Setup of xenon:
## my_chip
module my_chip (
    input logic [11:0] io_in,  
    output logic [11:0] io_out,  
    input logic clock,
    input logic reset  
);
    ChipInterface #(.FRE(25000)) chipInterface_inst(
        .clock(clock),
        .confirm(io_in[0]),
        .clear(io_in[1]),
        .algorithm_select_mode(io_in[2]),
        .reset(reset),
        .enter0(io_in[3]), 
        .enter1(io_in[4]),
        .led(io_out[5:0])
    );
    assign io_out[11:6] = 6'b0;
endmodule
For scale: about 1000 cells after synthesis, ~150 flip-flops, about 26 I/O pins.
Settings: LEC_CHECK=0, CAP_MARGIN=5, CORE_ASPECT_RATIO=0.94, CORE_MARGIN=2, CORE_UTILIZATION=72, CTS_CLUSTER_DIAMETER=64, CTS_CLUSTER_SIZE=38, HOLD_SLACK_MARGIN=0.05, PLACE_DENSITY=0.91, SETUP_SLACK_MARGIN=1.65, SLEW_MARGIN=20; clock period 6.51 ns.
run.sh (not shown) runs the stock make flow with config.mk's settings and CLKGATE_MAP_FILE=.
Input changes introduced in tundra (baseline for comparison: xenon):
# xenon
export LEC_CHECK = 0
export CAP_MARGIN = 5
export CORE_ASPECT_RATIO = 0.94
export CORE_MARGIN = 2
export CORE_UTILIZATION = 72
export CTS_CLUSTER_DIAMETER = 64
export CTS_CLUSTER_SIZE = 38
export HOLD_SLACK_MARGIN = 0.05
export PLACE_DENSITY = 0.91
export SETUP_SLACK_MARGIN = 1.65
export SLEW_MARGIN = 20
create_clock -name core_clock -period 6.51 [get_ports {clock}]
# tundra
export LEC_CHECK = 0
export ABC_AREA = 1
export CAP_MARGIN = 20
export CORE_ASPECT_RATIO = 1.33
export CORE_MARGIN = 2
export CORE_UTILIZATION = 72
export SLEW_MARGIN = 20
create_clock -name core_clock -period 2.45 [get_ports {clock}]
[summary]
tundra had finished all stages when the layout checks came back failing, citing setup timing. Of the two candidates, xenon has the better number of vias in the routed layout and tundra the worse one. For tundra, the timing startpoint of the critical path was chipInterface_inst.inst_OTP_generator.lfsr[2], unlike xenon, where it was chipInterface_inst.inst_OTP_generator.lfsr[1]. The higher synthesis-to-finish area growth came out of tundra. Total of fill cells in the finished design: xenon and tundra compared, lower one is xenon.
What amber does differently from tundra at the input level:
# tundra
export LEC_CHECK = 0
export ABC_AREA = 1
export CAP_MARGIN = 20
export CORE_ASPECT_RATIO = 1.33
export CORE_MARGIN = 2
export CORE_UTILIZATION = 72
export SLEW_MARGIN = 20
create_clock -name core_clock -period 2.45 [get_ports {clock}]
# amber
export LEC_CHECK = 0
export ABC_AREA = 1
export CAP_MARGIN = 20
export CORE_MARGIN = 2
export CORE_UTILIZATION = 72
export CTS_CLUSTER_DIAMETER = 399
export SLEW_MARGIN = 20
create_clock -name core_clock -period 2.45 [get_ports {clock}]
[summary]
amber: flow complete, layout not clean; failing: setup timing
Comparing amber and tundra, the higher average via count per standard cell is on amber.
Going from tundra to amber, final non-filler cell total grows by 10.
amber -> tundra: worst hold margin flat

========
Setup of oak:
my_chip again, from the RTL that the note above started with.
## my_chip
module my_chip (
    input logic [11:0] io_in,  
    output logic [11:0] io_out,  
    input logic clock,
    input logic reset  
);
    ChipInterface #(.FRE(25000)) chipInterface_inst(
        .clock(clock),
        .confirm(io_in[0]),
        .clear(io_in[1]),
        .algorithm_select_mode(io_in[2]),
        .reset(reset),
        .enter0(io_in[3]), 
        .enter1(io_in[4]),
        .led(io_out[5:0])
    );
    assign io_out[11:6] = 6'b0;
endmodule
Settings: LEC_CHECK=0, ABC_AREA=1, CAP_MARGIN=20, CELL_PAD_IN_SITES_DETAIL_PLACEMENT=0, CORE_MARGIN=2, CORE_UTILIZATION=71, CTS_CLUSTER_DIAMETER=398, CTS_CLUSTER_SIZE=99, MAX_ROUTING_LAYER=met4, PLACE_DENSITY_LB_ADDON=0.3, SETUP_SLACK_MARGIN=0.78, SLEW_MARGIN=20, TNS_END_PERCENT=45; clock period 4.73 ns.
oak completed; timing, DRC and antenna clean
## Diff of input files: pine against oak
# oak
export LEC_CHECK = 0
export ABC_AREA = 1
export CAP_MARGIN = 20
export CELL_PAD_IN_SITES_DETAIL_PLACEMENT = 0
export CORE_MARGIN = 2
export CORE_UTILIZATION = 71
export CTS_CLUSTER_DIAMETER = 398
export CTS_CLUSTER_SIZE = 99
export MAX_ROUTING_LAYER = met4
export PLACE_DENSITY_LB_ADDON = 0.3
export SETUP_SLACK_MARGIN = 0.78
export SLEW_MARGIN = 20
export TNS_END_PERCENT = 45
create_clock -name core_clock -period 4.73 [get_ports {clock}]
# pine
export LEC_CHECK = 0
export CAP_MARGIN = 20
export CORE_MARGIN = 2
export CORE_UTILIZATION = 40
export SLEW_MARGIN = 20
create_clock -name core_clock -period 7.26 [get_ports {clock}]
==> comparison <==
Reported for pine and oak, max capacitance violation total turned out identical to the last digit.
Power: pine draws less than oak
Synthesis area per yosys (pine over oak): decrease, about 7%
Here is what was changed in the inputs of birch compared with pine.
# pine
export LEC_CHECK = 0
export CAP_MARGIN = 20
export CORE_MARGIN = 2
export CORE_UTILIZATION = 40
export SLEW_MARGIN = 20
create_clock -name core_clock -period 7.26 [get_ports {clock}]
# birch
export LEC_CHECK = 0
export ABC_AREA = 1
export CAP_MARGIN = 20
export CORE_MARGIN = 2
export CORE_UTILIZATION = 67
export CTS_CLUSTER_SIZE = 96
export SLEW_MARGIN = 20
create_clock -name core_clock -period 15.3 [get_ports {clock}]
### Flow results
- Delay of the slowest cell on the worst path across pine and birch: no real change.
- birch against pine: mapped cell area shows an increase of 7.4%, wire length of the first global-routing pass shows an increase of about 16%.
- pine vs birch, startpoint-to-endpoint class of the critical path: flip-flop to flip-flop vs input pin to asynchronous set/reset pin
- Each of the runs, namely pine and birch, reached the end of the flow and came out clean.
#### Input delta (maple over birch)
# birch
export LEC_CHECK = 0
export ABC_AREA = 1
export CAP_MARGIN = 20
export CORE_MARGIN = 2
export CORE_UTILIZATION = 67
export CTS_CLUSTER_SIZE = 96
export SLEW_MARGIN = 20
create_clock -name core_clock -period 15.3 [get_ports {clock}]
# maple
export LEC_CHECK = 0
export ABC_AREA = 1
export CAP_MARGIN = 20
export CORE_ASPECT_RATIO = 1.39
export CORE_MARGIN = 2
export CORE_UTILIZATION = 72
export CTS_CLUSTER_DIAMETER = 346
export CTS_CLUSTER_SIZE = 96
export SLEW_MARGIN = 20
create_clock -name core_clock -period 6.91 [get_ports {clock}]
## What came out
Lower met3 usage in global routing was reported by birch, not maple. Final sum of negative setup slack came out exactly the same in birch and maple. Going from birch to maple, the design area was found to have gone down by 0.39%. Post-route worst setup slack down 7.91 ns in maple wrt birch. [diff] power, maple relative to birch: regression. Number of failing hold endpoints at the final stage: maple vs birch identical. Source of the critical timing path = chipInterface_inst.inst_OTP_generator.lfsr[2]: maple; source of the critical timing path = reset: birch. maple against birch: area overhead of the layout relative to synthesis lower; DRC violation total after the first TritonRoute iteration has increased; routed wire length shows an increase of about 7%.
Setup changes, maple to cedar
# maple
export LEC_CHECK = 0
export ABC_AREA = 1
export CAP_MARGIN = 20
export CORE_ASPECT_RATIO = 1.39
export CORE_MARGIN = 2
export CORE_UTILIZATION = 72
export CTS_CLUSTER_DIAMETER = 346
export CTS_CLUSTER_SIZE = 96
export SLEW_MARGIN = 20
create_clock -name core_clock -period 6.91 [get_ports {clock}]
# cedar
export LEC_CHECK = 0
export ABC_AREA = 1
export CAP_MARGIN = 20
export CORE_MARGIN = 2
export CORE_UTILIZATION = 72
export PLACE_DENSITY = 0.37
export SLEW_MARGIN = 20
create_clock -name core_clock -period 2.59 [get_ports {clock}]
==> comparison <==
- Site row count: lower on cedar
- What the final checks of cedar revealed, after a flow that finished every stage, was a layout that fails on setup timing.
- Sequential portion of the cell area delta for cedar relative to maple: 1.6 points lower
- maple → cedar: per-cell via count in the routed design moved up; HPWL after detailed placement moved up; net switching power moved up.

========
Setup of job 3431:
my_chip again, from the RTL that the note above started with.
Settings: LEC_CHECK=0, ABC_AREA=1, CAP_MARGIN=20, CORE_ASPECT_RATIO=0.5, CORE_MARGIN=2, CORE_UTILIZATION=64, CTS_CLUSTER_DIAMETER=358, CTS_CLUSTER_SIZE=96, PLACE_DENSITY=0.42, SLEW_MARGIN=20; clock period 6.5 ns.
Input-level comparison between job 4763 and job 3431:
==> flow/config.mk <==
export PLATFORM = sky130hd
export DESIGN_NAME = my_chip
export DESIGN_NICKNAME = my_chip
export VERILOG_FILES = /design/flow/design.v
export SDC_FILE = /design/flow/constraint.sdc
export NUM_CORES = 4
export LEC_CHECK = 0
export CAP_MARGIN = 20
export CORE_MARGIN = 2
export CORE_UTILIZATION = 18
export SLEW_MARGIN = 20
==> flow/constraint.sdc <==
create_clock -name core_clock -period 15.3 [get_ports {clock}]
set_input_delay 3.0600 -clock core_clock [delete_from_list [all_inputs] [get_ports {clock}]]
set_output_delay 3.0600 -clock core_clock [all_outputs]
set_load 0.01 [all_outputs]
[summary]
The worst slack after detailed placement of job 4763 was superior to that of job 3431.
Comparing the two runs side by side, job 4763 comes out behind job 3431 on total die area.
Row depth of the critical timing path with buffers and inverters included: job 4763 lower / job 3431 higher
Of job 3431 and job 4763, the lower height of the die belongs to job 3431.
From job 3431 to job 4763 the numbers moved as follows: global-route usage has decreased, maximum number of pins on one net before global-route repair has decreased, maximum achievable frequency has decreased, via count has decreased.
Delta (job 4763 minus job 3431): wire length decreased 14%, fraction of standard cell area in multi-input logic decreased 1.8 points.

========
Starting RTL as in the previous note.
==> flow/design.v (excerpt) <==
module my_chip (
    input logic [11:0] io_in,  
    output logic [11:0] io_out,  
    input logic clock,
    input logic reset  
);
Settings: LEC_CHECK=0, ABC_AREA=0, CAP_MARGIN=20, CELL_PAD_IN_SITES_DETAIL_PLACEMENT=0, CORE_MARGIN=2, CORE_UTILIZATION=53, CTS_CLUSTER_DIAMETER=154, CTS_CLUSTER_SIZE=98, MAX_ROUTING_LAYER=met4, PLACE_DENSITY_LB_ADDON=0.3, SETUP_SLACK_MARGIN=-0.13, SLEW_MARGIN=20, TNS_END_PERCENT=45; clock period 4.73 ns.
Change:
CORE_ASPECT_RATIO = 1.04   (was default)
CORE_UTILIZATION = 58   (was 53)
CTS_CLUSTER_DIAMETER = default   (was 154)
CTS_CLUSTER_SIZE = default   (was 98)
PLACE_DENSITY_LB_ADDON = 0.03   (was 0.3)
SETUP_SLACK_MARGIN = 1.28   (was -0.13)
clock period = 8.18 ns   (was 4.73 ns; I/O delays follow)
Outcome: Setup slack gains 2.8 ns; wire length drops slightly; design area climbs slightly; utilization climbs by 6.7 points; worst hold slack hardly moves; sequential power drops by well over a third; combinational power drops by well over a third; sequential cell count does not change.
Change:
CORE_ASPECT_RATIO = 0.91   (was 1.04)
CORE_UTILIZATION = 50   (was 58)
PLACE_DENSITY = 0.51   (was default)
PLACE_DENSITY_LB_ADDON = default   (was 0.03)
clock period = 4.59 ns   (was 8.18 ns; I/O delays follow)
After rerunning: The changed run ran to the end with no violations. Die size is higher by 16%. Synthesized cell count does not change. Register-to-register slack degrades by 2.7 ns. Count of clock-buffer cells in the layout rose by 2. Worst setup slack loses 2.7 ns. Combinational power increases by 76%. Area after synthesis does not change. Non-clock buffer count rises by 13. Routed wire length came out higher by 7.0%. Sequential share of layout area falls by 0.36 points. Total power grows by 67%.
Change:
ABC_AREA = default   (was 0)
CELL_PAD_IN_SITES_DETAIL_PLACEMENT = default   (was 0)
CORE_ASPECT_RATIO = default   (was 0.91)
CORE_UTILIZATION = 40   (was 50)
CTS_CLUSTER_SIZE = 13   (was default)
PLACE_DENSITY = default   (was 0.51)
SETUP_SLACK_MARGIN = default   (was 1.28)
TNS_END_PERCENT = default   (was 45)
clock period = 10.0 ns   (was 4.59 ns; I/O delays follow)
=> Clock-buffer cell count grows by 2; global-route usage shrinks by 6.1 points; setup slack is better by 4.8 ns; final cell count grows by 4.4%.
Change:
CELL_PAD_IN_SITES_GLOBAL_PLACEMENT = 2   (was default)
CORE_MARGIN = 4   (was 2)
CTS_CLUSTER_SIZE = default   (was 13)
GPL_TIMING_DRIVEN = 0   (was default)
MAX_ROUTING_LAYER = met5   (was met4)
PLACE_DENSITY_LB_ADDON = 0.22   (was default)
SLEW_MARGIN = 35   (was 20)
Effect: The changed run completed without violations; register-to-register slack degrades by 0.46 ns; critical path depth is higher by 1; cell area rises by 2.5%; utilization rises by 0.96 points; clock-buffer cell count falls by 4; power drops by 1.7%; wire length rose by 14%; sequential power barely changes.
Power figures rest on the tool's default switching activity, not on a simulated workload.
